==> run a: inputs <==
Design cpu_system, start of the top module:
module cpu_system(
    input          clk,
    input          reset,
    output         imem_read,
    output [5:0]   imem_addr,
    input  [127:0] imem_rdata,
    input          imem_busywait,
    output         dmem_read,
    output         dmem_write,
    output [5:0]   dmem_addr,
    output [31:0]  dmem_wdata,
    input  [31:0]  dmem_rdata,
    input          dmem_busywait,
    output         ret_valid,
    output [31:0]  ret_pc,
    output         ret_rf_we,
    output [2:0]   ret_rf_waddr,
    output [7:0]   ret_rf_wdata
);
export LEC_CHECK = 0
export CAP_MARGIN = 40
export CORE_MARGIN = 2
export CORE_UTILIZATION = 66
export CTS_CLUSTER_DIAMETER = 352
export CTS_CLUSTER_SIZE = 17
export HOLD_SLACK_MARGIN = 0.27
export PLACE_DENSITY_LB_ADDON = 0.0
export SETUP_SLACK_MARGIN = 1.29
export SLEW_MARGIN = 20
export TNS_END_PERCENT = 10
create_clock -name core_clock -period 5.4 [get_ports {clk}]
run.sh (not shown) runs the stock make flow with config.mk's settings and CLKGATE_MAP_FILE=.
==> inputs of run b, as changes to run a <==
CAP_MARGIN = 20   (was 40)
CELL_PAD_IN_SITES_GLOBAL_PLACEMENT = 1   (was unset)
CORE_UTILIZATION = 46   (was 66)
CTS_CLUSTER_DIAMETER = unset   (was 352)
CTS_CLUSTER_SIZE = 34   (was 17)
GPL_ROUTABILITY_DRIVEN = 0   (was unset)
HOLD_SLACK_MARGIN = unset   (was 0.27)
MIN_ROUTING_LAYER = met1   (was unset)
PLACE_DENSITY = 0.61   (was unset)
PLACE_DENSITY_LB_ADDON = unset   (was 0.0)
SETUP_SLACK_MARGIN = unset   (was 1.29)
TNS_END_PERCENT = unset   (was 10)
==> flow/constraint.sdc (replaced) <==
create_clock -name core_clock -period 15.1 [get_ports {clk}]
set_input_delay 3.0200 -clock core_clock [delete_from_list [all_inputs] [get_ports {clk}]]
set_output_delay 3.0200 -clock core_clock [all_outputs]
set_load 0.01 [all_outputs]
==> inputs of run c, as changes to run a <==
CAP_MARGIN = 20   (was 40)
CORE_UTILIZATION = 70   (was 66)
CTS_CLUSTER_DIAMETER = unset   (was 352)
CTS_CLUSTER_SIZE = 14   (was 17)
HOLD_SLACK_MARGIN = unset   (was 0.27)
PLACE_DENSITY_LB_ADDON = unset   (was 0.0)
SETUP_SLACK_MARGIN = unset   (was 1.29)
TNS_END_PERCENT = unset   (was 10)
==> flow/constraint.sdc (replaced) <==
create_clock -name core_clock -period 3.25 [get_ports {clk}]
set_input_delay 0.6500 -clock core_clock [delete_from_list [all_inputs] [get_ports {clk}]]
set_output_delay 0.6500 -clock core_clock [all_outputs]
set_load 0.01 [all_outputs]
==> qor summary <==
| item | run a | run c | run b |
|---|---|---|---|
| Number of non-clock inverters in the layout | 67 | - | 67 |
| Part of the power in registers | 49.6% | - | 47.8% |
| Leading cell kind | flip-flops and latches | - | flip-flops and latches |
| Multi-input gate area in the final layout | 18630 um^2 | - | 17080 um^2 |
| Result of the run | complete, but fails checks | did not finish | complete, no violations |
| Stage where the flow stopped | - | global routing (5_1_grt) | - |
| Reasons for failing layout checks | negative setup slack | - | - |
| Total number of vias | 38980 | - | 32720 |
| Internal power | 15.20 mW | - | 5.765 mW |
| Area grow syn2layout | 25.83% | - | 15.27% |
| Sw Ratio | 26.90% | - | 25.38% |
| Comb group | 4.47 mW | - | 0.915 mW |
| HPWL reported at the end of detailed placement | 103400 um | 114300 um | 93370 um |
| Levels on crit path | 37 | - | 32 |
| Setup slack on the worst flop-to-flop path | -2.30 ns | - | 4.21 ns |
| Final clock period utilization by the worst path | 156.6% | - | 90.35% |
| FF+latch count | 1203 | - | 1203 |
| Number of DRC violations after detailed-routing iteration 0 | 5615 | - | 2681 |
| Endpoints failing setup | 534 | - | 0 |
| Fillers | 3676 | - | 9417 |
| Buffers plus inverters on the worst setup path | 12 | - | 7 |
| Post-route cell area | 67500 um^2 | - | 61840 um^2 |
| Post-route met1 wirelength | 57900 um | - | 65030 um |
| CTS Buf Count | 80 | 110 | 132 |
| Critical Path Source Type | flop | - | flop |
Power and IR drop assume default switching activity.
